$ cat flow/config.mk
export PLATFORM = sky130hd
export DESIGN_NAME = FFT_TOB
export DESIGN_NICKNAME = FFT_TOB
export VERILOG_FILES = /design/flow/design.v
export SDC_FILE = /design/flow/constraint.sdc
export NUM_CORES = 4
export LEC_CHECK = 0
export ABC_AREA = 1
export CAP_MARGIN = 20
export CORE_MARGIN = 2
export CORE_UTILIZATION = 72
export CTS_CLUSTER_DIAMETER = 255
export SLEW_MARGIN = 20
$ cat flow/constraint.sdc
create_clock -name core_clock -period 22.7 [get_ports {clk}]
set_input_delay 4.5400 -clock core_clock [delete_from_list [all_inputs] [get_ports {clk}]]
set_output_delay 4.5400 -clock core_clock [all_outputs]
set_load 0.01 [all_outputs]
$ cat flow/design.v
module  MUX2x1_ASYNC #  ( parameter  WIDTH = 16 )
  (
  input    wire signed [WIDTH-1:0]           Input_One   ,
  input    wire signed [WIDTH-1:0]           Input_Two   ,
  input    wire                              Selection   ,
  output   wire        [WIDTH-1:0]           Output_Mux 
  );
assign  Output_Mux  = (Selection) ? Input_One:Input_Two;
endmodule
module  Register_File # ( parameter WIDTH = 16            , 
                                    DEPTH = 8             
                                    )
  (
    input     wire    signed    [WIDTH-1:0]   Input_Re    ,
    input     wire    signed    [WIDTH-1:0]   Input_Im    ,
    input     wire                            clk         ,
    input     wire                            rst         ,
    input     wire                            Enable      ,
    output    wire    signed    [WIDTH-1:0]   Output_Re   ,
    output    wire    signed    [WIDTH-1:0]   Output_Im     
  );
  reg signed  [WIDTH-1:0] reg_re [DEPTH-1:0];
  reg signed  [WIDTH-1:0] reg_im [DEPTH-1:0];
integer I;
assign Output_Re = reg_re [DEPTH-1];
assign Output_Im = reg_im [DEPTH-1];
  always @  ( posedge  clk  or  negedge rst )
  begin
    if(~rst)
      begin
        for (  I = 0  ;  I <  DEPTH ; I = I+1 )
        begin
          reg_re[I] <=  'b0 ;
          reg_im[I] <=  'b0 ;
        end
      end
    else
      begin
        if(Enable)
          begin
            reg_re[0] <=  Input_Re ;
            reg_im[0] <=  Input_Im ;
            for(  I = 1 ; I < DEPTH ; I = I+1  )
            begin
             reg_re[I] <=  reg_re[I-1];
             reg_im[I] <=  reg_im[I-1];
            end
          end
        else
          begin
             for (  I = 0  ;  I <  DEPTH ; I = I+1 )
              begin
                reg_re[I] <=  'b0 ;
                reg_im[I] <=  'b0 ;
             end
          end
      end
  end
endmodule
module Swap # ( parameter WIDTH = 16  )
  (
  input   wire    signed  [ WIDTH-1  : 0 ]    Input_Re        ,
  input   wire    signed  [ WIDTH-1  : 0 ]    Input_Im        ,
  input   wire                                Control_signal  ,
  output  wire    signed  [ WIDTH-1  : 0 ]    Output_Re       ,
  output  wire    signed  [ WIDTH-1  : 0 ]    Output_Im       
  );
  wire    signed  [ WIDTH-1  : 0 ]    input_re_complement       ;  
  wire    signed  [ WIDTH-1  : 0 ]    input_im_complement       ;  
assign input_re_complement  =    Input_Im ;
assign input_im_complement  =    (~Input_Re )+1'b1;
MUX2x1_ASYNC #(.WIDTH(WIDTH)) U5_MUX_Re
(
.Input_One  (input_re_complement)               ,
.Input_Two  (Input_Re)    ,
.Selection  (Control_signal)         ,
.Output_Mux (Output_Re)
);
MUX2x1_ASYNC #(.WIDTH(WIDTH)) U6_MUX_Im
(
.Input_One  (input_im_complement)               ,
.Input_Two  (Input_Im)    ,
.Selection  (Control_signal)         ,
.Output_Mux (Output_Im)
);
endmodule
module Butterfly #    ( parameter         WIDTH    = 16 ,
                                          DEPTH    = 8  
                                          )
  (
  input   wire    signed    [WIDTH-1:0]   Input_Re      ,
  input   wire    signed    [WIDTH-1:0]   Input_Im      ,
  input   wire                            clk           ,
  input   wire                            rst           ,
  input   wire                            ctrl_signal   ,
  input   wire                            cordic_valid  ,
  output  wire    signed    [WIDTH-1:-0]  Output_Re     ,
  output  wire    signed    [WIDTH-1:0]   Output_Im
  );
  wire  signed [WIDTH-1:0]    reg_re_out      ;
  wire  signed [WIDTH-1:0]    reg_im_out      ;
  wire  signed [WIDTH-1:0]    mux_out_one     ; 
  wire  signed [WIDTH-1:0]    mux_out_two     ; 
  wire  signed [WIDTH-1:0]    mux_one_in      ; 
  wire  signed [WIDTH-1:0]    mux_two_in      ; 
  wire  signed [WIDTH-1:0]    mux_three_in    ; 
  wire  signed [WIDTH-1:0]    mux_four_in     ; 
  assign mux_two_in   =  reg_re_out - Input_Re  ;
  assign mux_one_in   =  reg_im_out - Input_Im  ;
  assign mux_three_in =  Input_Im + reg_im_out;
  assign mux_four_in  =  Input_Re + reg_re_out;
  Register_File #(.WIDTH(16),.DEPTH(DEPTH)) U1_REGFILE
(
.Input_Re   (mux_out_two)   ,
.Input_Im   (mux_out_one)   , 
.clk        (clk)           ,
.rst        (rst)           ,
.Output_Re  (reg_re_out)    ,
.Enable     (cordic_valid)  ,
.Output_Im  (reg_im_out)   
);
MUX2x1_ASYNC #(.WIDTH(WIDTH)) U1_MUX 
(
.Input_One  (mux_one_in)      ,
.Input_Two  (Input_Im)        ,
.Selection  (ctrl_signal)     ,
.Output_Mux (mux_out_one)
);
MUX2x1_ASYNC #(.WIDTH(WIDTH)) U2_MUX 
(
.Input_One  (mux_two_in)      ,
.Input_Two  (Input_Re)        ,
.Selection  (ctrl_signal)     ,
.Output_Mux (mux_out_two)
);
MUX2x1_ASYNC #(.WIDTH(WIDTH)) U3_MUX 
(
.Input_One  (mux_three_in)    ,
.Input_Two  (reg_im_out)      ,
.Selection  (ctrl_signal)     ,
.Output_Mux (Output_Im)
);
MUX2x1_ASYNC #(.WIDTH(WIDTH)) U4_MUX 
(
.Input_One  (mux_four_in)    ,
.Input_Two  (reg_re_out)     ,
.Selection  (ctrl_signal)    ,
.Output_Mux (Output_Re)
);  
endmodule
module multiplier #(parameter WIDTH       =16        ,
                              FIXED_POINT =11
                              )
(
  input   wire signed   [WIDTH-1:0]     In_One_Re    ,
  input   wire signed   [WIDTH-1:0]     In_One_Im    ,
  input   wire signed   [WIDTH-1:0]     In_Two_Re    ,
  input   wire signed   [WIDTH-1:0]     In_Two_Im    ,
  input   wire                          clk          ,
  input   wire                          rst          ,
  input   wire                          Enable       ,
  output  reg  signed   [WIDTH-1:0]     Out_Re       ,
  output  reg  signed   [WIDTH-1:0]     Out_Im
  );
  wire  signed [WIDTH-1:0]      subtractor_one;  
  wire  signed [WIDTH-1:0]      subtractor_two;  
  wire  signed [WIDTH-1:0]      add_one       ;  
  wire  signed [(2*WIDTH)-1:0]  multi_one     ;  
  wire  signed [(2*WIDTH)-1:0]  multi_two     ;  
  wire  signed [(2*WIDTH)-1:0]  multi_three   ;  
  wire  signed [2*WIDTH:0]      add_re        ;  
  wire  signed [2*WIDTH:0]      add_im        ;  
assign subtractor_one   =   In_One_Re-In_One_Im;
assign subtractor_two   =   In_Two_Re-In_Two_Im;
assign add_one          =   In_One_Re+In_One_Im;
assign multi_one     =   In_Two_Re  * subtractor_one;
assign multi_two     =   In_One_Im  * subtractor_two;
assign multi_three   =   In_Two_Im  * add_one       ;
assign add_re       =    multi_one   + multi_two      ;
assign add_im       =    multi_three + multi_two      ;
always @ (*)
begin
     if(Enable)
       begin
        Out_Re = add_re[WIDTH+FIXED_POINT-1:FIXED_POINT] ;
        Out_Im = add_im[WIDTH+FIXED_POINT-1:FIXED_POINT] ;
       end
     else
      begin
        Out_Re  =  'b0;
        Out_Im  =  'b0;  
      end
end
endmodule
module  exponential # ( parameter   WIDTH=16 )
  (
  input   wire            Multiplier_Enable   ,
  input   wire            clk                 ,
  input   wire            rst                 ,
  output  reg             mux_selection       ,
  output  reg [WIDTH-1:0] br                  ,
  output  reg [WIDTH-1:0] bi                  
  );
  reg [3:0] counter;
  localparam       [WIDTH-1:0]        w2R = 'b0000010110101000 ,
								                      W2I = 'b1111101001011000 ,
								                     	W4R = 'b0000000000000000 ,
								                     	W4I = 'b1111100000000000 ,
								                     	W6R = 'b1111101001011000 ,
								                     	W6I = 'b1111101001011000 ,
								                     	W1R = 'b0000011101100100 ,
								                     	W1I = 'b1111110011110000 ,
								                     	W3R = 'b0000001100010000 ,
								                     	W3I = 'b1111100010011100 ,
								                     	W9R = 'b1111100010011100 ,
								                     	W9I = 'b0000001100010000 ;
always  @ ( posedge clk or  negedge rst)
begin
   if(!rst)
    begin
      counter <=  'b0;
    end
   else
    begin
      if(Multiplier_Enable)
         begin
          counter <= counter +1'b1;
        end
     else
        begin
         counter <=counter;
        end
    end
end
always @(*)
begin
	if(counter =='d5 || counter == 'd10)
	begin
		br = w2R;
		bi = W2I;
		mux_selection = 'b1;
	end
	else if(counter =='d6)
	begin
		br = W4R;
		bi = W4I;
		mux_selection = 'b1;
	end
	else if (counter =='d7 || counter == 'd14)
	begin
		br = W6R;
		bi = W6I;
		mux_selection = 'b1;
	end
	else if (counter =='d9 )
	begin
		br = W1R;
		bi = W1I;
		mux_selection = 'b1;
	end
	else if (counter =='d11 || counter == 'd13)
	begin
		br = W3R;
		bi = W3I;
		mux_selection = 'b1;
	end
	else if (counter =='d15 )
	begin
		br = W9R;
		bi = W9I;
		mux_selection = 'b1;
	end
	else
	begin
		br = 'b1;
		bi = 'b1;
		mux_selection = 'b0;
	end
end
endmodule
module Control_Unit # ( parameter   WIDTH     = 16  ,
                                    STAGES    = 6   
                                    )
  (
  input   wire                clk                 ,   
  input   wire                rst                 ,
  input   wire                Cordic_Valid        ,
  output  reg                 Multiplier_Enable   ,
  output  reg                 FFT_Valid           ,
  output  wire   [STAGES-1:0] Control_Signal_Out
  );
  reg   [4:0] counter ; 
  wire     c1,c2,c3,c4,c5,c6;
  assign Control_Signal_Out = {c6,c5,c4,c3,c2,c1} ;
  always @(posedge clk or negedge rst)
begin
    if(!rst)
    begin
        FFT_Valid <= 'b0;
        Multiplier_Enable <= 'b0;
    end
    else
    begin
        if(counter == 'd14)
          begin
            FFT_Valid <= 'b1;
          end
        else
          begin
            FFT_Valid <=FFT_Valid;  
          end
        if(counter == 'd11)
        begin
            Multiplier_Enable <= 'b1;
        end
    end
end
always  @ ( posedge clk or  negedge rst)
begin
  if(!rst)
   begin
     counter  <=  'b0;
   end  
  else
    begin
      if(Cordic_Valid)
        begin
          counter <= counter  + 'b1;   
        end
      else
        begin
          counter <=  counter ;
        end
    end
end
assign c6 = counter[0]                                    ;
assign c5= counter[0] &(!counter[1])                      ;
assign c4 = counter[1]                                    ;
assign c3 = counter[2]                                    ;
assign c2 = (~counter[3]&counter[2])                        ; 
assign c1 = counter[3]                                    ;      
endmodule
module FFT_TOB  # ( parameter   DEPTH_BUTTER_ONE    = 8    ,
                                DEPTH_BUTTER_TWO    = 4    ,
                                DEPTH_BUTTER_THREE  = 2    ,
                                DEPTH_BTTER_FOUR    = 1    ,  
                                WIDTH               = 16   ,
                                STAGES              = 6    ,
                                FIXED_POINT         = 11   )
( 
input     wire    signed      [WIDTH-1:0]     Input_re          ,
input     wire    signed      [WIDTH-1:0]     Input_Im          ,
input     wire                                cordic_Valid      ,
input     wire                                clk               ,
input     wire                                rst               ,
output    wire    signed      [WIDTH-1:0]     Output_FFT_Re     ,
output    wire    signed      [WIDTH-1:0]     Output_FFT_Im     ,
output    wire                                Data_Valid    
);
wire   [STAGES-1:0]   control_output        ;
wire                  multiplier_enable     ;
wire                  mux_selection         ;
wire     [WIDTH-1:0]  output_re_stage_one   ;
wire     [WIDTH-1:0]  output_im_stage_one   ;
wire     [WIDTH-1:0]  output_re_stage_two   ;
wire     [WIDTH-1:0]  output_im_stage_two   ;
wire     [WIDTH-1:0]  output_re_stage_three ;
wire     [WIDTH-1:0]  output_im_stage_three ;
wire     [WIDTH-1:0]  output_re_swap_one    ;
wire     [WIDTH-1:0]  output_im_swap_one    ;
wire     [WIDTH-1:0]  output_re_swap_two    ;
wire     [WIDTH-1:0]  output_im_swap_two    ;
wire     [WIDTH-1:0]  output_re_twiddle     ;
wire     [WIDTH-1:0]  output_im_twiddle     ;
wire     [WIDTH-1:0]  output_re_multiplier  ;
wire     [WIDTH-1:0]  output_im_multiplier  ;
wire     [WIDTH-1:0]  output_re_mux         ;
wire     [WIDTH-1:0]  output_im_mux         ;
Control_Unit #(.WIDTH(WIDTH),.STAGES(STAGES)) U1_Control
(
.clk                 (clk)                  ,   
.rst                 (rst)                  ,
.Cordic_Valid        (cordic_Valid)         ,
.Multiplier_Enable   (multiplier_enable)    ,
.FFT_Valid           (Data_Valid)           ,
.Control_Signal_Out  (control_output)
);
Butterfly #(.WIDTH(WIDTH),.DEPTH(DEPTH_BUTTER_ONE)) U1_Butterfly
(
.Input_Re      (Input_re)                   ,
.Input_Im      (Input_Im)                   ,
.clk           (clk)                        ,
.rst           (rst)                        ,
.ctrl_signal   (control_output[0])          ,
.cordic_valid  (cordic_Valid)               ,
.Output_Re     (output_re_stage_one)        ,
.Output_Im     (output_im_stage_one)
);
Swap #(.WIDTH(WIDTH)) U1_Swap
(
.Input_Re         (output_re_stage_one)    ,
.Input_Im         (output_im_stage_one)    ,
.Control_signal   (control_output[1])      ,
.Output_Re        (output_re_swap_one)     ,
.Output_Im        (output_im_swap_one)
);
Butterfly #(.WIDTH(WIDTH),.DEPTH(DEPTH_BUTTER_TWO)) U2_Butterfly
(
.Input_Re      (output_re_swap_one)        ,
.Input_Im      (output_im_swap_one)        ,
.clk           (clk)                       ,
.rst           (rst)                       ,
.ctrl_signal   (control_output[2])         ,
.cordic_valid  (cordic_Valid)              ,
.Output_Re     (output_re_stage_two)       , 
.Output_Im     (output_im_stage_two)
);
exponential #(.WIDTH(WIDTH)) U1_Exponential
(
.Multiplier_Enable   (multiplier_enable)                   ,
.clk                 (clk)                ,
.rst                 (rst)                ,
.mux_selection       (mux_selection)      ,
.br                  (output_re_twiddle)  ,
.bi                  (output_im_twiddle) 
);
multiplier #(.WIDTH(WIDTH),.FIXED_POINT(FIXED_POINT)) U1_Multiplier
(
.In_One_Re   (output_re_stage_two)        ,
.In_One_Im   (output_im_stage_two)        ,
.In_Two_Re   (output_re_twiddle)          ,
.In_Two_Im   (output_im_twiddle)          ,
.clk         (clk)                        ,
.rst         (rst)                        ,
.Enable      (multiplier_enable)          ,
.Out_Re      (output_re_multiplier)       ,
.Out_Im      (output_im_multiplier)
);
MUX2x1_ASYNC #(.WIDTH(WIDTH))  U1_Mux_Re_Multiplier
(
.Input_One  (output_re_multiplier)        ,    
.Input_Two  (output_re_stage_two)         ,
.Selection  (mux_selection)               ,
.Output_Mux (output_re_mux)
);
MUX2x1_ASYNC #(.WIDTH(WIDTH))  U1_Mux_Im_Multiplier
(
.Input_One  (output_im_multiplier)        ,
.Input_Two  (output_im_stage_two)         ,
.Selection  (mux_selection)               ,
.Output_Mux (output_im_mux)
);
Butterfly #(.WIDTH(WIDTH),.DEPTH(DEPTH_BUTTER_THREE)) U3_Butterfly
(
.Input_Re      (output_re_mux)            ,
.Input_Im      (output_im_mux)            ,
.clk           (clk)                      ,
.rst           (rst)                      ,
.ctrl_signal   (control_output[3])        ,
.cordic_valid  (cordic_Valid)             ,
.Output_Re     (output_re_stage_three)    ,
.Output_Im     (output_im_stage_three)
 );
Swap #(.WIDTH(WIDTH)) U2_Swap
(
.Input_Re         (output_re_stage_three) ,
.Input_Im         (output_im_stage_three) ,
.Control_signal   (control_output[4])     ,
.Output_Re        (output_re_swap_two)    ,
.Output_Im        (output_im_swap_two)
);
Butterfly #(.WIDTH(WIDTH),.DEPTH(DEPTH_BTTER_FOUR)) U4_Butterfly
(
.Input_Re      (output_re_swap_two)     ,  
.Input_Im      (output_im_swap_two)     ,
.clk           (clk)                    ,
.rst           (rst)                    ,
.ctrl_signal   (control_output[5])      ,
.cordic_valid  (cordic_Valid)           ,
.Output_Re     (Output_FFT_Re)          ,
.Output_Im     (Output_FFT_Im)
);
endmodule
$ cat flow/run.sh
#!/bin/bash
# the make line also repeats each setting of config.mk as NAME=value (left out here)
make -C /OpenROAD-flow-scripts/flow DESIGN_CONFIG=/design/flow/config.mk WORK_HOME=/design/flow/orfs CLKGATE_MAP_FILE= finish
==> flow_metrics.tcl, run 1 <==
# collected from the flow reports
set metrics [dict create \
    cell_type_with_the_largest_total_area_after_synthesis "sky130_fd_sc_hd__fa_1" \
    gp_routability_congestion 1.04 \
    topCellsByArea "sky130_fd_sc_hd__fa_1 (23%), sky130_fd_sc_hd__dfrtp_1 (23%), sky130_fd_sc_hd__ha_1 (13%), sky130_fd_sc_hd__inv_1 (12%), sky130_fd_sc_hd__nand2_1 (8.8%)" \
    cts_max_path_buffers 3 \
    netlist_logic_family_top "adder cells" \
    globalRoute.totalOverflow 196 \
    adder_share_pct 35.2 \
    synth.yosys.seq_area_share_pct 22.6 \
    track_usage_pct 78.7 \
    io_buffers 67 \
    detailedPlace.worstSlack_ns -2.76 \
    synth.cellmix.simpleShare_pct 16.2 \
    fp_util_pct 72.9 \
    cts-root-buf "sky130_fd_sc_hd__clkbuf_16" \
    yosysWarnings 15 \
    yosys_cells 6833 \
    ios 68 \
    cts_htree_levels 2 \
    asyncSetResetFlopFracSynth_pct 100 \
    synth_area_sq_um 54400 \
    synth.cells.most_frequent "sky130_fd_sc_hd__inv_1 (1678), sky130_fd_sc_hd__nand2_1 (1275), sky130_fd_sc_hd__fa_1 (615), sky130_fd_sc_hd__nor2_1 (579), sky130_fd_sc_hd__ha_1 (543)" \
    synth-edff-count 0 \
    haltStage "5_1_grt" \
    fp.dieH_um 279 \
    netlist_instances 6833 \
    synthDistinctLibCells 59 \
    ys_dominant_reg_cell "sky130_fd_sc_hd__dfrtp_1" \
    synthesis.area_per_instance_sq_um 7.95 \
    outcome "did not finish" \
    hpwlAfterDp_mm 133 \
    post_synth_aoi_oai_area_pct 9.38 \
    ys.flops 491 \
    clock_sinks 491 \
    top_area_share_pct 22.7 \
    design.core.area_sq_um 74600 \
    run.stop_error "[ERROR GRT-0232] Routing congestion too high. Check the congestion heatmap in the GUI." \
    synth.net_count 8026 \
    die_w_um 279 \
    ys_area_sq_um 54400 \
    num_rows 100 \
    post_synth_xor_area_fraction_pct 3.47 \
    chip_area_sq_um 77700 \
    yosysMostFrequentCell "sky130_fd_sc_hd__inv_1" \
    numPlacedInstances 8643 \
    synthMuxAreaShare_pct 0.0184 \
    cts_buffers 52 \
]
per-layer routing:
layer	GRT overflow	global-route usage [%]
met1	0	79.0
met2	91	94.6
met3	6	62.8
met4	98	80.6
met5	1	29.8
what timing repair did:
action                                  CTS
endpoints found under the setup margin   32
gates resized                           264
gates cloned                              0
pin swaps                                83
setup buffers                            39
hold buffers                              0
through the flow:
step	setup TNS (ns)	instance area, sq um	hold slack, ns
floorplan	-0.122	54700	0.413
global placement	-39.13	63100	0.413
detailed placement	-51.55	63100	0.421
CTS	-27.02	66000	0.401
==> run 2, diff against run 1 <==
- ABC_AREA: 1 -> 0
- CAP_MARGIN: 20 -> 10
- CORE_ASPECT_RATIO: unset -> 1.05
- CTS_CLUSTER_DIAMETER: 255 -> 157
- CTS_CLUSTER_SIZE: unset -> 72
- GPL_ROUTABILITY_DRIVEN: unset -> 1
- HOLD_SLACK_MARGIN: unset -> 0.28
- MIN_ROUTING_LAYER: unset -> met1
- PLACE_DENSITY: unset -> 0.35
- SETUP_SLACK_MARGIN: unset -> 4.67
- SLEW_MARGIN: 20 -> 25
- TNS_END_PERCENT: unset -> 100
- clock period: 22.7 -> 15.8 ns (I/O delays scaled with it)
==> flow_metrics.tcl, run 2 <==
# collected from the flow reports
set metrics [dict create \
    yosysMostFrequentCell "sky130_fd_sc_hd__inv_1" \
    ys_area_sq_um 53900 \
    netlist_logic_family_top "adder cells" \
    chip_area_sq_um 77100 \
    synth.cellmix.simpleShare_pct 14.6 \
    synthDistinctLibCells 109 \
    ys.flops 491 \
    cts_max_path_buffers 3 \
    cts_htree_levels 1 \
    post_synth_xor_area_fraction_pct 6.00 \
    fp.dieH_um 284 \
    detailedPlace.worstSlack_ns -7.57 \
    adder_share_pct 35.4 \
    post_synth_aoi_oai_area_pct 10.8 \
    ios 68 \
    yosysWarnings 15 \
    post_cts_hold_buffer_count 0 \
    synth_area_sq_um 53900 \
    hpwlAfterDp_mm 145 \
    num_rows 102 \
    netlist_instances 5829 \
    synth.net_count 7022 \
    ys_dominant_reg_cell "sky130_fd_sc_hd__dfrtp_1" \
    synthMuxAreaShare_pct 1.97 \
    synth.yosys.seq_area_share_pct 22.8 \
    die_w_um 271 \
    cts_buffers 11 \
    io_buffers 67 \
    gp_routability_congestion 1.05 \
    yosys_cells 5829 \
    track_usage_pct 78.4 \
    cts-root-buf "sky130_fd_sc_hd__clkbuf_16" \
    asyncSetResetFlopFracSynth_pct 100 \
    numPlacedInstances 7841 \
    haltStage "5_1_grt" \
    cell_type_with_the_largest_total_area_after_synthesis "sky130_fd_sc_hd__fa_1" \
    run.stop_error "[ERROR GRT-0116] Global routing finished with congestion. Check the congestion regions in the DRC Viewer." \
    globalRoute.totalOverflow 29 \
    topCellsByArea "sky130_fd_sc_hd__fa_1 (23%), sky130_fd_sc_hd__dfrtp_1 (23%), sky130_fd_sc_hd__ha_1 (13%), sky130_fd_sc_hd__inv_1 (6.8%), sky130_fd_sc_hd__xnor2_1 (4.8%)" \
    synth.cells.most_frequent "sky130_fd_sc_hd__inv_1 (978), sky130_fd_sc_hd__fa_1 (615), sky130_fd_sc_hd__nor2_1 (590), sky130_fd_sc_hd__ha_1 (543), sky130_fd_sc_hd__dfrtp_1 (491)" \
    outcome "did not finish" \
    fp_util_pct 73.0 \
    clock_sinks 491 \
    top_area_share_pct 22.8 \
    design.core.area_sq_um 73900 \
    synthesis.area_per_instance_sq_um 9.25 \
    synth-edff-count 0 \
]
-- run 2: what timing repair did --
item | in CTS
setup buffers | 133
pin swaps | 245
endpoints found under the hold margin | 0
endpoints found under the setup margin | 96
gates resized | 619
-- run 2: routing by layer --
| metal | overflow | global-route usage (%) |
|---|---|---|
| met1 | 0 | 76.9 |
| met2 | 3 | 94.2 |
| met3 | 11 | 63.9 |
| met4 | 15 | 80.9 |
| met5 | 0 | 34.9 |
-- run 2: metrics by stage --
step	cell area, sq um	hold slack, ns
floorplan	55100	0.434
global placement	65000	0.435
detailed placement	65000	0.440
CTS	68800	0.391
==> run 3, diff against run 2 <==
- ABC_AREA: 0 -> unset
- CAP_MARGIN: 10 -> 20
- CELL_PAD_IN_SITES_GLOBAL_PLACEMENT: unset -> 1
- CORE_ASPECT_RATIO: 1.05 -> 0.94
- CORE_UTILIZATION: 72 -> 30
- CTS_CLUSTER_DIAMETER: 157 -> 232
- CTS_CLUSTER_SIZE: 72 -> unset
- GPL_ROUTABILITY_DRIVEN: 1 -> unset
- HOLD_SLACK_MARGIN: 0.28 -> unset
- MAX_ROUTING_LAYER: unset -> met4
- MIN_ROUTING_LAYER: met1 -> unset
- PLACE_DENSITY: 0.35 -> unset
- PLACE_DENSITY_LB_ADDON: unset -> 0.24
- SETUP_SLACK_MARGIN: 4.67 -> unset
- SLEW_MARGIN: 25 -> 20
- TNS_END_PERCENT: 100 -> 10
- clock period: 15.8 -> 28.0 ns (I/O delays scaled with it)
==> flow_metrics.tcl, run 3 <==
# implementation run metrics
set metrics [dict create \
    setup.worst_path.start_class "input pin" \
    reg2regPathDepth 78 \
    grtUsageMet3_pct 2.62 \
    cts_max_path_buffers 3 \
    grt_pass1_vias 42900 \
    worstPathBufferInverterCount 18 \
    fin_worst_hold_slack_ns 0.426 \
    synth-edff-count 0 \
    ys.flops 491 \
    use_met2_pct 29.3 \
    initial_antenna_violation_count 2 \
    hpwlAfterDp_mm 133 \
    cts_htree_levels 2 \
    holdPathEnd "U1_Butterfly.U1_REGFILE.reg_im[2][0]$_DFF_PN0_" \
    crit_family "adder cells" \
    critPathSlowestCell "sky130_fd_sc_hd__fa_1" \
    hold-path-cell-count 1 \
    cts_buffers 54 \
    grt_first_pass_wirelength_mm 257 \
    adder_share_pct 35.4 \
    yosysMostFrequentCell "sky130_fd_sc_hd__inv_1" \
    synth.cells.most_frequent "sky130_fd_sc_hd__inv_1 (978), sky130_fd_sc_hd__fa_1 (615), sky130_fd_sc_hd__nor2_1 (590), sky130_fd_sc_hd__ha_1 (543), sky130_fd_sc_hd__dfrtp_1 (491)" \
    track_usage_pct 18.8 \
    fp_util_pct 30.2 \
    topCellsByArea "sky130_fd_sc_hd__fa_1 (23%), sky130_fd_sc_hd__dfrtp_1 (23%), sky130_fd_sc_hd__ha_1 (13%), sky130_fd_sc_hd__inv_1 (6.8%), sky130_fd_sc_hd__xnor2_1 (4.8%)" \
    outcome "finished clean" \
    netlist_instances 5829 \
    yosys_cells 5829 \
    drt_first_iter_violations 2324 \
    synth.yosys.seq_area_share_pct 22.8 \
    netlist_logic_family_top "adder cells" \
    ys_area_sq_um 53900 \
    final.fill_count 18400 \
    skew_ns 0.0514 \
    worst_hold_path_class "register to register" \
    timing.slew.headroom_pct 28.0 \
    slew_viol_final 0 \
    clock_sinks 491 \
    final_design_area_no_fill_sq_um 64200 \
    yosysWarnings 15 \
    globalRoute.totalOverflow 0 \
    max_freq_mhz 36.6 \
    post-route-min-period_ns 27.31 \
    setup.worst_path.class "input pin to primary output" \
    critical_path.reg2reg.endpoint "U4_Butterfly.U1_REGFILE.reg_im[0][15]$_DFF_PN0_" \
    routed_length_per_placed_instance_um 19.0 \
    chip_area_sq_um 183000 \
    detailed_place.area_sq_um 61300 \
    grt_max_degree 161 \
    drt_pass1_iterations 5 \
    gp_routability_congestion 0.910 \
    reg2reg_setup_slack_ns 10.52 \
    hold_violations 0 \
    top_area_share_pct 22.8 \
    critPathRequiredTime_ns 22.40 \
    drt.antenna.violating_nets 0 \
    cts_tree "built" \
    setup.worst_path.end_class "primary output" \
    worstMarginPinSlew_ns 1.08 \
    dr_total_vias 40600 \
    post_synth_aoi_oai_area_pct 10.8 \
    avgViaCountPerCell 4.64 \
    asyncSetResetFlopFracSynth_pct 100 \
    detail_route.wirelength_mm 166 \
    insertion_delay_ns 0.68 \
    critical-path-top-cell-by-count "sky130_fd_sc_hd__fa_1" \
    cell_type_with_the_largest_total_area_after_synthesis "sky130_fd_sc_hd__fa_1" \
    synthMuxAreaShare_pct 1.97 \
    die_w_um 441 \
    synthDistinctLibCells 109 \
    fp.dieH_um 415 \
    synthesis.area_per_instance_sq_um 9.25 \
    max-cap-violations 0 \
    synth_area_sq_um 53900 \
    io_buffers 67 \
    num_rows 150 \
    global_route.usage.met1_pct 25.7 \
    post-route-drc-count 0 \
    ys_dominant_reg_cell "sky130_fd_sc_hd__dfrtp_1" \
    maximum_cell_stage_delay_along_the_critical_path_ns 0.53 \
    post_synth_xor_area_fraction_pct 6.00 \
    rr_startpoint "U1_Exponential.counter[0]$_DFFE_PN0P_" \
    synth.cellmix.simpleShare_pct 14.6 \
    clkTransAtPathRegs_ns 0.06 \
    critical_path.endpoint "Output_FFT_Re[15]" \
    ios 68 \
    worstHoldStart "U1_Butterfly.U1_REGFILE.reg_im[1][0]$_DFF_PN0_" \
    comb_area_sq_um 38000 \
    crit_cells 73 \
    design.core.area_sq_um 178000 \
    log.warning_count 180 \
    final_net_count 7543 \
    worst-path-max-fanout 6 \
    areaGrowthSynthToFinish_pct 19.1 \
    critPathArrivalTime_ns 21.71 \
    cts-root-buf "sky130_fd_sc_hd__clkbuf_16" \
    layout.area.seq_sq_um 12300 \
    post_cts_hold_buffer_count 0 \
    report.final.setup_viol 0 \
    fin_crit_sh_pct 97.5 \
    synth.net_count 7022 \
    global_route.peak_usage_layer "met2" \
    cp-startpoint "Input_re[6]" \
]
## run 3: routing by layer
| metal | routed length (um) | vias to the layer above | part of all wire [%] |
|---|---|---|---|
| met4 | 4390 | 0 | 2.6 |
| met5 | 0 | - | 0 |
| met3 | 7300 | 194 | 4.4 |
| li1 | - | 19400 | - |
| met1 | 78400 | 20400 | 47 |
| met2 | 75900 | 648 | 46 |
## run 3: what timing repair did
action	CTS	global route
endpoints found under the setup margin	12	16
pin swaps	20	73
setup buffers	8	14
resized	56	157
gates cloned	0	0
## run 3: cell type report
type                    instances  area share (%)
clock buffers                  72            2.41
well taps                    2356            4.59
clock inverters                29           0.534
repair buffers                677            8.31
diodes                          4          0.0156
multi-input cells            4134            59.2
inverters                     992            5.80
flip-flops and latches        491            19.2
## run 3: per-stage QoR
| stage | TNS [ns] | util [%] | setup slack, ns | std cells |
|---|---|---|---|---|
| floorplan | 0 | - | 1.37 | 5829 |
| global placement | -5.96 | 34.4 | -0.882 | 8628 |
| detailed placement | -5.29 | 34.4 | -0.845 | 8628 |
| CTS | 0 | 35.6 | 0.0121 | 8737 |
| global route | -0.0791 | 36.0 | -0.0329 | 8751 |
| finish | 0 | 36.0 | 0.694 | 8755 |
==> run 4, diff against run 3 <==
- ABC_AREA: unset -> 1
- CAP_MARGIN: 20 -> 40
- CELL_PAD_IN_SITES_GLOBAL_PLACEMENT: 1 -> unset
- CORE_ASPECT_RATIO: 0.94 -> 1.05
- CORE_UTILIZATION: 30 -> 72
- CTS_CLUSTER_DIAMETER: 232 -> 157
- CTS_CLUSTER_SIZE: unset -> 72
- GPL_ROUTABILITY_DRIVEN: unset -> 1
- HOLD_SLACK_MARGIN: unset -> 0.28
- MAX_ROUTING_LAYER: met4 -> unset
- MIN_ROUTING_LAYER: unset -> met1
- PLACE_DENSITY_LB_ADDON: 0.24 -> unset
- SETUP_SLACK_MARGIN: unset -> -2.0
- SLEW_MARGIN: 20 -> 25
- TNS_END_PERCENT: 10 -> 30
- clock period: 28.0 -> 14.6 ns (I/O delays scaled with it)
==> flow_metrics.tcl, run 4 <==
# collected from the flow reports
set metrics [dict create \
    outcome "did not finish" \
    haltStage "5_1_grt" \
    run.stop_error "[ERROR GRT-0232] Routing congestion too high. Check the congestion heatmap in the GUI." \
    top_area_share_pct 22.7 \
    globalRoute.totalOverflow 7840 \
    cts-root-buf "sky130_fd_sc_hd__clkbuf_16" \
    post_cts_hold_buffer_count 0 \
    detailed_place.area_sq_um 65400 \
    synthesis.area_per_instance_sq_um 7.95 \
    io_buffers 67 \
    die_w_um 272 \
    yosysMostFrequentCell "sky130_fd_sc_hd__inv_1" \
    synth.cells.most_frequent "sky130_fd_sc_hd__inv_1 (1678), sky130_fd_sc_hd__nand2_1 (1275), sky130_fd_sc_hd__fa_1 (615), sky130_fd_sc_hd__nor2_1 (579), sky130_fd_sc_hd__ha_1 (543)" \
    hpwlAfterDp_mm 142 \
    synth.yosys.seq_area_share_pct 22.6 \
    num_rows 103 \
    design.core.area_sq_um 75000 \
    synthDistinctLibCells 59 \
    asyncSetResetFlopFracSynth_pct 100 \
    synth_area_sq_um 54400 \
    post_synth_aoi_oai_area_pct 9.38 \
    ys_dominant_reg_cell "sky130_fd_sc_hd__dfrtp_1" \
    ys.flops 491 \
    synth.net_count 8026 \
    yosysWarnings 15 \
    netlist_logic_family_top "adder cells" \
    numPlacedInstances 8923 \
    track_usage_pct 107 \
    cts_max_path_buffers 3 \
    chip_area_sq_um 77700 \
    gp_routability_congestion 1.02 \
    netlist_instances 6833 \
    detailedPlace.worstSlack_ns -7.58 \
    cts_htree_levels 1 \
    synth-edff-count 0 \
    fp.dieH_um 286 \
    yosys_cells 6833 \
    clock_sinks 491 \
    cell_type_with_the_largest_total_area_after_synthesis "sky130_fd_sc_hd__fa_1" \
    topCellsByArea "sky130_fd_sc_hd__fa_1 (23%), sky130_fd_sc_hd__dfrtp_1 (23%), sky130_fd_sc_hd__ha_1 (13%), sky130_fd_sc_hd__inv_1 (12%), sky130_fd_sc_hd__nand2_1 (8.8%)" \
    synth.cellmix.simpleShare_pct 16.2 \
    ios 68 \
    fp_util_pct 72.5 \
    post_synth_xor_area_fraction_pct 3.47 \
    synthMuxAreaShare_pct 0.0184 \
    cts_buffers 12 \
    adder_share_pct 35.2 \
    ys_area_sq_um 54400 \
]
-- run 4: stage by stage --
stage	hold WS, ns	TNS (ns)
floorplan	0.413	-151.56
global placement	0.413	-324.60
detailed placement	0.418	-368.79
CTS	0.429	-213.57
-- run 4: metal layers --
layer / track usage (%) / GRT overflow
met3: 87.4 / 244
met1: 94.3 / 187
met4: 118 / 1577
met5: 72.6 / 41
met2: 136 / 5791
-- run 4: timing repair --
action,4_1_cts
endpoints found under the setup margin,65
gates resized,569
cloned,0
pin swaps,230
buffers inserted,112
==> run 5, diff against run 4 <==
- CAP_MARGIN: 40 -> 20
- CORE_ASPECT_RATIO: 1.05 -> unset
- CORE_UTILIZATION: 72 -> 70
- CTS_CLUSTER_DIAMETER: 157 -> 255
- CTS_CLUSTER_SIZE: 72 -> unset
- GPL_ROUTABILITY_DRIVEN: 1 -> unset
- HOLD_SLACK_MARGIN: 0.28 -> unset
- MIN_ROUTING_LAYER: met1 -> unset
- SETUP_SLACK_MARGIN: -2.0 -> unset
- SLEW_MARGIN: 25 -> 20
- TNS_END_PERCENT: 30 -> unset
- clock period: 14.6 -> 22.6 ns (I/O delays scaled with it)
==> flow_metrics.tcl, run 5 <==
# implementation run metrics
set metrics [dict create \
    outcome "failed layout checks" \
    check.faults "negative setup slack" \
    reg2reg_setup_slack_ns 5.47 \
    cts_tree "built" \
    topCellsByArea "sky130_fd_sc_hd__fa_1 (23%), sky130_fd_sc_hd__dfrtp_1 (23%), sky130_fd_sc_hd__ha_1 (13%), sky130_fd_sc_hd__inv_1 (12%), sky130_fd_sc_hd__nand2_1 (8.8%)" \
    final_net_count 9043 \
    yosys_cells 6833 \
    setup.worst_path.start_class "input pin" \
    netlist_instances 6833 \
    fin_worst_hold_slack_ns 0.427 \
    holdPathEnd "U1_Butterfly.U1_REGFILE.reg_re[5][2]$_DFF_PN0_" \
    synth.cellmix.simpleShare_pct 16.2 \
    cts-root-buf "sky130_fd_sc_hd__clkbuf_16" \
    chip_area_sq_um 79900 \
    num_rows 102 \
    max_freq_mhz 40.0 \
    detailedPlace.worstSlack_ns -2.77 \
    initial_antenna_violation_count 9 \
    track_usage_pct 43.0 \
    hpwlAfterDp_mm 127 \
    ys.flops 491 \
    cp-startpoint "Input_re[6]" \
    postLayoutCoreUtil_pct 88.8 \
    synth.net_count 8026 \
    clock_sinks 491 \
    cts_max_path_buffers 3 \
    ys_dominant_reg_cell "sky130_fd_sc_hd__dfrtp_1" \
    synth.cells.most_frequent "sky130_fd_sc_hd__inv_1 (1678), sky130_fd_sc_hd__nand2_1 (1275), sky130_fd_sc_hd__fa_1 (615), sky130_fd_sc_hd__nor2_1 (579), sky130_fd_sc_hd__ha_1 (543)" \
    hold_violations 0 \
    critical_path.endpoint "Output_FFT_Im[15]" \
    setup.worst_path.end_class "primary output" \
    fin_crit_sh_pct 111 \
    grt_max_degree 156 \
    log.warning_count 182 \
    drt.antenna.violating_nets 0 \
    setup_tns_after_final_layout_ns -35.45 \
    reg2regPathDepth 80 \
    io_buffers 67 \
    crit_family "adder cells" \
    maximum_cell_stage_delay_along_the_critical_path_ns 0.63 \
    fp.dieH_um 283 \
    insertion_delay_ns 0.65 \
    cts_htree_levels 2 \
    grt_pass1_vias 51400 \
    slew_viol_final 0 \
    post_synth_aoi_oai_area_pct 9.38 \
    fp_util_pct 70.4 \
    top_area_share_pct 22.7 \
    gp_routability_congestion 1.08 \
    synth.yosys.seq_area_share_pct 22.6 \
    ios 68 \
    detail_route.wirelength_mm 195 \
    cell_type_with_the_largest_total_area_after_synthesis "sky130_fd_sc_hd__fa_1" \
    yosysMostFrequentCell "sky130_fd_sc_hd__inv_1" \
    ys_area_sq_um 54400 \
    avgViaCountPerCell 5.98 \
    grt_first_pass_wirelength_mm 266 \
    die_w_um 283 \
    synthDistinctLibCells 59 \
    synth-edff-count 0 \
    worstHoldStart "U1_Butterfly.U1_REGFILE.reg_re[4][2]$_DFF_PN0_" \
    drt_first_iter_violations 6305 \
    setup.worst_path.class "input pin to primary output" \
    netlist_logic_family_top "adder cells" \
    worst_hold_path_class "register to register" \
    hold-path-cell-count 2 \
    yosysWarnings 15 \
    worstPathBufferInverterCount 24 \
    critPathSlowestCell "sky130_fd_sc_hd__fa_1" \
    max-cap-violations 0 \
    post-route-drc-count 0 \
    dr_total_vias 53400 \
    synthMuxAreaShare_pct 0.0184 \
    worstMarginPinSlew_ns 1.12 \
    adder_share_pct 35.2 \
    skew_ns 0.0533 \
    areaGrowthSynthToFinish_pct 26.2 \
    cts_buffers 51 \
    critPathRequiredTime_ns 18.08 \
    worst-path-max-fanout 5 \
    critical_path.reg2reg.endpoint "U4_Butterfly.U1_REGFILE.reg_im[0][15]$_DFF_PN0_" \
    rsz0062_at_grt "yes" \
    crit_cells 88 \
    synth_area_sq_um 54400 \
    synthesis.area_per_instance_sq_um 7.95 \
    globalRoute.totalOverflow 0 \
    design.core.area_sq_um 77200 \
    clkTransAtPathRegs_ns 0.06 \
    timing.slew.headroom_pct 25.5 \
    post-route-worst-setup-slack_ns -2.39 \
    drt_pass1_iterations 9 \
    critPathArrivalTime_ns 20.47 \
    asyncSetResetFlopFracSynth_pct 100 \
    report.final.setup_viol 26 \
    post-route-min-period_ns 24.99 \
    rr_startpoint "U1_Exponential.counter[0]$_DFFE_PN0P_" \
    post_synth_xor_area_fraction_pct 3.47 \
    routed_length_per_placed_instance_um 21.8 \
]
## run 5: cell type report
cell class / count / area, sq um
sequential: 491 / 12300
clock buffer: 72 / 1500
antenna: 5 / 12.5
inverter: 1714 / 6460
tap: 1040 / 1300
timing repair buffer: 1140 / 8940
fill: 3653 / 8630
clock inverter: 22 / 268
multi-input combinational: 4452 / 37800
## run 5: stage by stage
| stage | std cells | instance area [sq um] |
|---|---|---|
| final | 8936 | 68600 |
| after global routing | 8931 | 68600 |
| after CTS | 8869 | 66200 |
| after detailed placement | 8729 | 63300 |
| after global placement | 8729 | 63300 |
| after floorplan | 6833 | 54700 |
## run 5: routing by layer
metal | vias to the layer above | global-route usage [%] | share of wire, %
met5 | - | 0 | 0.029
met4 | 10 | 25.5 | 9.4
met3 | 1415 | 8.67 | 11
met2 | 3923 | 71.2 | 46
met1 | 25500 | 52.4 | 34
li1 | 22600 | - | -
## run 5: repair_timing
item	CTS	global route
pin swaps	95	275
hold buffers	0	0
gates resized	285	466
setup endpoints to repair	30	32
setup buffers	47	69
==> run 6, diff against run 5 <==
- ABC_AREA: 1 -> unset
- CORE_ASPECT_RATIO: unset -> 0.94
- CORE_UTILIZATION: 70 -> 40
- CTS_CLUSTER_DIAMETER: 255 -> unset
- PLACE_DENSITY_LB_ADDON: unset -> 0.24
- clock period: 22.6 -> 28.0 ns (I/O delays scaled with it)
==> flow_metrics.tcl, run 6 <==
# implementation run metrics
set metrics [dict create \
    fin_crit_sh_pct 97.5 \
    post-route-min-period_ns 27.31 \
    critPathSlowestCell "sky130_fd_sc_hd__or4_4" \
    holdPathEnd "U2_Butterfly.U1_REGFILE.reg_re[1][14]$_DFF_PN0_" \
    max-cap-violations 0 \
    adder_share_pct 35.4 \
    die_w_um 383 \
    detail_route.antenna_diodes 0 \
    post_synth_xor_area_fraction_pct 6.00 \
    worstPathBufferInverterCount 17 \
    cts_htree_levels 2 \
    globalRoute.totalOverflow 0 \
    synth.yosys.seq_area_share_pct 22.8 \
    report.final.setup_viol 0 \
    synthDistinctLibCells 109 \
    max_freq_mhz 36.6 \
    post_cts_hold_buffer_count 0 \
    drt.antenna.violating_nets 0 \
    cts_buffers 51 \
    outcome "finished clean" \
    hold_violations 0 \
    post-route-drc-count 0 \
    fp_util_pct 40.3 \
    critical_path.endpoint "Output_FFT_Re[15]" \
    drt_pass1_iterations 5 \
    track_usage_pct 21.7 \
    chip_area_sq_um 138000 \
    synth.cells.most_frequent "sky130_fd_sc_hd__inv_1 (978), sky130_fd_sc_hd__fa_1 (615), sky130_fd_sc_hd__nor2_1 (590), sky130_fd_sc_hd__ha_1 (543), sky130_fd_sc_hd__dfrtp_1 (491)" \
    detail_route.wirelength_mm 147 \
    yosysWarnings 15 \
    timing.slew.headroom_pct 23.0 \
    crit_cells 72 \
    ys_dominant_reg_cell "sky130_fd_sc_hd__dfrtp_1" \
    gp_routability_congestion 0.945 \
    worstHoldStart "U2_Butterfly.U1_REGFILE.reg_re[0][14]$_DFF_PN0_" \
    final_net_count 7486 \
    numPlacedInstances 8003 \
    grt_pass1_vias 42000 \
    grt_max_degree 120 \
    dr_total_vias 40500 \
    synth.cellmix.simpleShare_pct 14.6 \
    num_rows 130 \
    cell_type_with_the_largest_total_area_after_synthesis "sky130_fd_sc_hd__fa_1" \
    netlist_instances 5829 \
    fp.dieH_um 360 \
    ys.flops 491 \
    synthMuxAreaShare_pct 1.97 \
    setup.worst_path.class "input pin to primary output" \
    worst-path-max-fanout 6 \
    final_design_area_no_fill_sq_um 63000 \
    cts_tree "built" \
    synth_area_sq_um 53900 \
    layout.cells.non_filler 8116 \
    routed_length_per_placed_instance_um 18.2 \
    grt_first_pass_wirelength_mm 236 \
    io_buffers 67 \
    crit_family "adder cells" \
    ys_area_sq_um 53900 \
    worstMarginPinSlew_ns 1.15 \
    critPathRequiredTime_ns 22.40 \
    rr_startpoint "U1_Exponential.counter[0]$_DFFE_PN0P_" \
    critPathArrivalTime_ns 21.71 \
    clkTransAtPathRegs_ns 0.07 \
    clock_sinks 491 \
    post_synth_aoi_oai_area_pct 10.8 \
    skew_ns 0.0466 \
    topCellsByArea "sky130_fd_sc_hd__fa_1 (23%), sky130_fd_sc_hd__dfrtp_1 (23%), sky130_fd_sc_hd__ha_1 (13%), sky130_fd_sc_hd__inv_1 (6.8%), sky130_fd_sc_hd__xnor2_1 (4.8%)" \
    initial_antenna_violation_count 0 \
    setup.worst_path.start_class "input pin" \
    slew_viol_final 0 \
    synth.net_count 7022 \
    cts-root-buf "sky130_fd_sc_hd__clkbuf_16" \
    critical-path-top-cell-by-count "sky130_fd_sc_hd__fa_1" \
    yosysMostFrequentCell "sky130_fd_sc_hd__inv_1" \
    synth-edff-count 0 \
    worst_hold_path_class "register to register" \
    log.warning_count 170 \
    reg2reg_setup_slack_ns 9.99 \
    synthesis.area_per_instance_sq_um 9.25 \
    detailed_place.area_sq_um 60100 \
    design.core.area_sq_um 134000 \
    setup.worst_path.end_class "primary output" \
    cp-startpoint "Input_re[6]" \
    yosys_cells 5829 \
    insertion_delay_ns 0.63 \
    asyncSetResetFlopFracSynth_pct 100 \
    reg2regPathDepth 74 \
    areaGrowthSynthToFinish_pct 16.8 \
    ios 68 \
    avgViaCountPerCell 4.99 \
    top_area_share_pct 22.8 \
    drt_first_iter_violations 2519 \
    maximum_cell_stage_delay_along_the_critical_path_ns 0.57 \
    hpwlAfterDp_mm 117 \
    critical_path.reg2reg.endpoint "U4_Butterfly.U1_REGFILE.reg_im[0][15]$_DFF_PN0_" \
    netlist_logic_family_top "adder cells" \
    cts_max_path_buffers 3 \
    hold-path-cell-count 1 \
]
run 6: area by class of cell:
cell class	count	area, sq um
timing repair buffer	623	4930
inverter	992	3730
clock inverter	25	304
multi-input combinational	4134	38000
tap	1782	2230
fill	12800	70700
clock buffer	69	1480
sequential	491	12300
run 6: routing by layer:
| metal | track usage (%) | wire [um] | vias to the layer above |
|---|---|---|---|
| met1 | 31.2 | 69200 | 20400 |
| met2 | 35.1 | 68600 | 701 |
| met3 | 2.12 | 5870 | 153 |
| met5 | 0 | 0 | - |
| met4 | 4.93 | 3730 | 0 |
| li1 | - | - | 19300 |
run 6: repair_timing:
action | in CTS | in global routing
pin swaps | 9 | 57
buffers inserted | 4 | 14
endpoints found under the setup margin | 8 | 16
gates resized | 44 | 175
run 6: per-stage QoR:
stage	TNS, ns	setup WS, ns	hold slack [ns]	utilization, %
finish	0	0.691	0.438	47.1
global route	-0.284	-0.112	0.458	47.1
CTS	0	0.00186	0.439	46.5
detailed placement	-2.80	-0.588	0.439	45.0
global placement	-2.40	-0.537	0.435	45.0
floorplan	0	1.37	0.434	-
==> run 7, diff against run 6 <==
- CORE_ASPECT_RATIO: 0.94 -> unset
- PLACE_DENSITY_LB_ADDON: 0.24 -> unset
- SETUP_SLACK_MARGIN: unset -> -1.09
- clock period: 28.0 -> 26.6 ns (I/O delays scaled with it)
==> flow_metrics.tcl, run 7 <==
# implementation run metrics
set metrics [dict create \
    topCellsByArea "sky130_fd_sc_hd__fa_1 (23%), sky130_fd_sc_hd__dfrtp_1 (23%), sky130_fd_sc_hd__ha_1 (13%), sky130_fd_sc_hd__inv_1 (6.8%), sky130_fd_sc_hd__xnor2_1 (4.8%)" \
    worst-path-max-fanout 5 \
    globalRoute.totalOverflow 0 \
    timing.slew.headroom_pct 15.7 \
    cts_buffers 54 \
    final_design_area_no_fill_sq_um 64100 \
    critical_path.reg2reg.endpoint "U4_Butterfly.U1_REGFILE.reg_im[0][15]$_DFF_PN0_" \
    holdPathEnd "U2_Butterfly.U1_REGFILE.reg_re[2][12]$_DFF_PN0_" \
    synthMuxAreaShare_pct 1.97 \
    report.final.setup_viol 14 \
    synth.cells.most_frequent "sky130_fd_sc_hd__inv_1 (978), sky130_fd_sc_hd__fa_1 (615), sky130_fd_sc_hd__nor2_1 (590), sky130_fd_sc_hd__ha_1 (543), sky130_fd_sc_hd__dfrtp_1 (491)" \
    design.core.area_sq_um 134000 \
    layout.cells.non_filler 8261 \
    post_cts_hold_buffer_count 0 \
    cts_tree "built" \
    ys.flops 491 \
    grt_first_pass_wirelength_mm 243 \
    netlist_instances 5829 \
    final_net_count 7642 \
    hold-path-cell-count 1 \
    setup_tns_after_final_layout_ns -4.84 \
    postLayoutCoreUtil_pct 48.0 \
    top_area_share_pct 22.8 \
    cp-startpoint "Input_re[2]" \
    yosysMostFrequentCell "sky130_fd_sc_hd__inv_1" \
    log.warning_count 175 \
    yosysWarnings 15 \
    fin_worst_hold_slack_ns 0.368 \
    worst_hold_path_class "register to register" \
    track_usage_pct 22.6 \
    num_rows 134 \
    initial_antenna_violation_count 2 \
    ios 68 \
    dr_total_vias 41600 \
    cell_type_with_the_largest_total_area_after_synthesis "sky130_fd_sc_hd__fa_1" \
    critical_path.endpoint "Output_FFT_Im[15]" \
    rsz0062_at_grt "yes" \
    synth.net_count 7022 \
    worstHoldStart "U2_Butterfly.U1_REGFILE.reg_re[1][12]$_DFF_PN0_" \
    critPathArrivalTime_ns 21.85 \
    fp_util_pct 40.4 \
    areaGrowthSynthToFinish_pct 18.8 \
    avgViaCountPerCell 5.04 \
    reg2reg_setup_slack_ns 9.57 \
    post_synth_aoi_oai_area_pct 10.8 \
    layout.area.seq_sq_um 12300 \
    cts_max_path_buffers 3 \
    clock_sinks 491 \
    rr_startpoint "U1_Butterfly.U1_REGFILE.reg_re[7][0]$_DFF_PN0_" \
    cts-root-buf "sky130_fd_sc_hd__clkbuf_16" \
    cts_htree_levels 2 \
    routed_length_per_placed_instance_um 18.7 \
    synthesis.area_per_instance_sq_um 9.25 \
    outcome "failed layout checks" \
    synth.cellmix.simpleShare_pct 14.6 \
    drt_first_iter_violations 2440 \
    post-route-min-period_ns 27.17 \
    insertion_delay_ns 0.69 \
    critPathRequiredTime_ns 21.28 \
    crit_cells 75 \
    critical-path-top-cell-by-count "sky130_fd_sc_hd__fa_1" \
    grt_pass1_vias 42900 \
    post-route-drc-count 0 \
    crit_family "adder cells" \
    fin_crit_sh_pct 102 \
    setup.worst_path.end_class "primary output" \
    reg2regPathDepth 75 \
    final.fill_count 12600 \
    drt_pass1_iterations 6 \
    clkTransAtPathRegs_ns 0.06 \
    max-cap-violations 0 \
    yosys_cells 5829 \
    synth_area_sq_um 53900 \
    critPathSlowestCell "sky130_fd_sc_hd__or4_4" \
    synth-edff-count 0 \
    adder_share_pct 35.4 \
    numPlacedInstances 8141 \
    io_buffers 67 \
    check.faults "negative setup slack" \
    netlist_logic_family_top "adder cells" \
    hold_violations 0 \
    worstPathBufferInverterCount 21 \
    detailedPlace.worstSlack_ns -1.48 \
    post_synth_xor_area_fraction_pct 6.00 \
    die_w_um 371 \
    asyncSetResetFlopFracSynth_pct 100 \
    skew_ns 0.104 \
    setup.worst_path.class "input pin to primary output" \
    maximum_cell_stage_delay_along_the_critical_path_ns 0.57 \
    ys_area_sq_um 53900 \
    post-route-worst-setup-slack_ns -0.566 \
    gp_routability_congestion 0.963 \
    comb_area_sq_um 38000 \
    max_freq_mhz 36.8 \
    synthDistinctLibCells 109 \
    chip_area_sq_um 138000 \
    slew_viol_final 0 \
    grt_max_degree 150 \
    detail_route.wirelength_mm 154 \
    drt.antenna.violating_nets 0 \
    fp.dieH_um 371 \
    setup.worst_path.start_class "input pin" \
    hpwlAfterDp_mm 124 \
    synth.yosys.seq_area_share_pct 22.8 \
    detailed_place.area_sq_um 61200 \
    worstMarginPinSlew_ns 1.26 \
    ys_dominant_reg_cell "sky130_fd_sc_hd__dfrtp_1" \
]
-- run 7: timing repair --
item / in CTS / in global routing
hold endpoints to repair: 0 / 0
setup buffers: 7 / 21
gates resized: 27 / 177
endpoints found under the setup margin: 6 / 16
pin swaps: 2 / 59
-- run 7: final cells by class --
type,count,area share (%)
diodes,1,0.00390
clock buffers,74,2.34
clock inverters,25,0.576
inverters,992,5.84
multi-input cells,4134,59.2
flip-flops and latches,491,19.2
well taps,1768,3.45
repair buffers,776,9.39
-- run 7: layer usage --
| metal | up-vias | global-route usage (%) | part of all wire [%] |
|---|---|---|---|
| li1 | 19600 | - | - |
| met1 | 20800 | 30.9 | 44 |
| met2 | 897 | 37.5 | 47 |
| met3 | 257 | 2.22 | 4.2 |
| met4 | 4 | 7.62 | 4.0 |
| met5 | - | 0 | 0.016 |
==> run 8, diff against run 7 <==
- ABC_AREA: unset -> 1
- CORE_ASPECT_RATIO: unset -> 1.05
- CORE_UTILIZATION: 40 -> 72
- CTS_CLUSTER_DIAMETER: unset -> 157
- CTS_CLUSTER_SIZE: unset -> 38
- GPL_ROUTABILITY_DRIVEN: unset -> 1
- HOLD_SLACK_MARGIN: unset -> 0.28
- MIN_ROUTING_LAYER: unset -> met1
- SETUP_SLACK_MARGIN: -1.09 -> -0.54
- SLEW_MARGIN: 20 -> 25
- TNS_END_PERCENT: unset -> 80
- clock period: 26.6 -> 21.1 ns (I/O delays scaled with it)
==> flow_metrics.tcl, run 8 <==
# collected from the flow reports
set metrics [dict create \
    gp_routability_congestion 1.03 \
    netlist_logic_family_top "adder cells" \
    synthMuxAreaShare_pct 0.0184 \
    synthesis.area_per_instance_sq_um 7.95 \
    detailed_place.area_sq_um 64000 \
    yosysWarnings 15 \
    design.core.area_sq_um 75000 \
    netlist_instances 6833 \
    topCellsByArea "sky130_fd_sc_hd__fa_1 (23%), sky130_fd_sc_hd__dfrtp_1 (23%), sky130_fd_sc_hd__ha_1 (13%), sky130_fd_sc_hd__inv_1 (12%), sky130_fd_sc_hd__nand2_1 (8.8%)" \
    post_synth_xor_area_fraction_pct 3.47 \
    clock_sinks 491 \
    synth.yosys.seq_area_share_pct 22.6 \
    top_area_share_pct 22.7 \
    haltStage "5_1_grt" \
    post_synth_aoi_oai_area_pct 9.38 \
    ys.flops 491 \
    detailedPlace.worstSlack_ns -4.04 \
    ys_dominant_reg_cell "sky130_fd_sc_hd__dfrtp_1" \
    hpwlAfterDp_mm 135 \
    cts_htree_levels 1 \
    synth_area_sq_um 54400 \
    fp_util_pct 72.5 \
    fp.dieH_um 286 \
    asyncSetResetFlopFracSynth_pct 100 \
    chip_area_sq_um 77700 \
    synth-edff-count 0 \
    yosys_cells 6833 \
    synthDistinctLibCells 59 \
    outcome "did not finish" \
    die_w_um 272 \
    yosysMostFrequentCell "sky130_fd_sc_hd__inv_1" \
    synth.cellmix.simpleShare_pct 16.2 \
    cts_max_path_buffers 3 \
    cell_type_with_the_largest_total_area_after_synthesis "sky130_fd_sc_hd__fa_1" \
    ios 68 \
    num_rows 103 \
    cts_buffers 17 \
    adder_share_pct 35.2 \
    io_buffers 67 \
    cts-root-buf "sky130_fd_sc_hd__clkbuf_16" \
    synth.net_count 8026 \
    synth.cells.most_frequent "sky130_fd_sc_hd__inv_1 (1678), sky130_fd_sc_hd__nand2_1 (1275), sky130_fd_sc_hd__fa_1 (615), sky130_fd_sc_hd__nor2_1 (579), sky130_fd_sc_hd__ha_1 (543)" \
    ys_area_sq_um 54400 \
]
-- run 8: timing repair --
action / 4_1_cts
hold buffers: 0
resized: 357
pin swaps: 131
setup buffers: 96
endpoints found under the setup margin: 32
-- run 8: through the flow --
| step | TNS [ns] | instances | hold slack (ns) |
|---|---|---|---|
| floorplan | -7.82 | 6833 | 0.413 |
| global placement | -68.77 | 8748 | 0.413 |
| detailed placement | -89.10 | 8748 | 0.417 |
| CTS | -58.11 | 8858 | 0.387 |
==> run 9, diff against run 8 <==
- ABC_AREA: 1 -> 0
- CTS_CLUSTER_SIZE: 38 -> 72
- SETUP_SLACK_MARGIN: -0.54 -> -2.0
- TNS_END_PERCENT: 80 -> 30
- clock period: 21.1 -> 20.1 ns (I/O delays scaled with it)
==> flow_metrics.tcl, run 9 <==
# collected from the flow reports
set metrics [dict create \
    post_synth_xor_area_fraction_pct 6.00 \
    cts_htree_levels 1 \
    globalRoute.totalOverflow 563 \
    post_synth_aoi_oai_area_pct 10.8 \
    synthMuxAreaShare_pct 1.97 \
    ys_area_sq_um 53900 \
    cts-root-buf "sky130_fd_sc_hd__clkbuf_16" \
    adder_share_pct 35.4 \
    haltStage "5_1_grt" \
    synth.cellmix.simpleShare_pct 14.6 \
    synth_area_sq_um 53900 \
    yosysWarnings 15 \
    ys.flops 491 \
    num_rows 102 \
    fp.dieH_um 284 \
    cell_type_with_the_largest_total_area_after_synthesis "sky130_fd_sc_hd__fa_1" \
    ios 68 \
    yosysMostFrequentCell "sky130_fd_sc_hd__inv_1" \
    fp_util_pct 73.0 \
    outcome "did not finish" \
    synth.yosys.seq_area_share_pct 22.8 \
    numPlacedInstances 7716 \
    cts_max_path_buffers 3 \
    hpwlAfterDp_mm 141 \
    synth.cells.most_frequent "sky130_fd_sc_hd__inv_1 (978), sky130_fd_sc_hd__fa_1 (615), sky130_fd_sc_hd__nor2_1 (590), sky130_fd_sc_hd__ha_1 (543), sky130_fd_sc_hd__dfrtp_1 (491)" \
    netlist_logic_family_top "adder cells" \
    chip_area_sq_um 77100 \
    die_w_um 271 \
    design.core.area_sq_um 73900 \
    asyncSetResetFlopFracSynth_pct 100 \
    synthesis.area_per_instance_sq_um 9.25 \
    synth.net_count 7022 \
    top_area_share_pct 22.8 \
    netlist_instances 5829 \
    track_usage_pct 85.9 \
    clock_sinks 491 \
    io_buffers 67 \
    synth-edff-count 0 \
    gp_routability_congestion 1.06 \
    synthDistinctLibCells 109 \
    ys_dominant_reg_cell "sky130_fd_sc_hd__dfrtp_1" \
    detailedPlace.worstSlack_ns -5.12 \
    run.stop_error "[ERROR GRT-0232] Routing congestion too high. Check the congestion heatmap in the GUI." \
    cts_buffers 12 \
    topCellsByArea "sky130_fd_sc_hd__fa_1 (23%), sky130_fd_sc_hd__dfrtp_1 (23%), sky130_fd_sc_hd__ha_1 (13%), sky130_fd_sc_hd__inv_1 (6.8%), sky130_fd_sc_hd__xnor2_1 (4.8%)" \
    yosys_cells 5829 \
]
[run 9: timing repair]
| item | in CTS |
|---|---|
| hold buffers | 0 |
| setup buffers | 94 |
| endpoints found under the setup margin | 31 |
| pin swaps | 162 |
| resized | 400 |
[run 9: layer usage]
| metal | overflow | GRT usage [%] |
|---|---|---|
| met2 | 282 | 98.0 |
| met5 | 4 | 45.6 |
| met4 | 238 | 88.7 |
| met3 | 24 | 76.1 |
| met1 | 15 | 84.2 |
[run 9: through the flow]
step | area, sq um | setup TNS (ns)
2_1_floorplan | 54600 | -33.37
3_3_place_gp | 63500 | -106.23
3_5_place_dp | 63500 | -124.24
4_1_cts | 65900 | -78.96
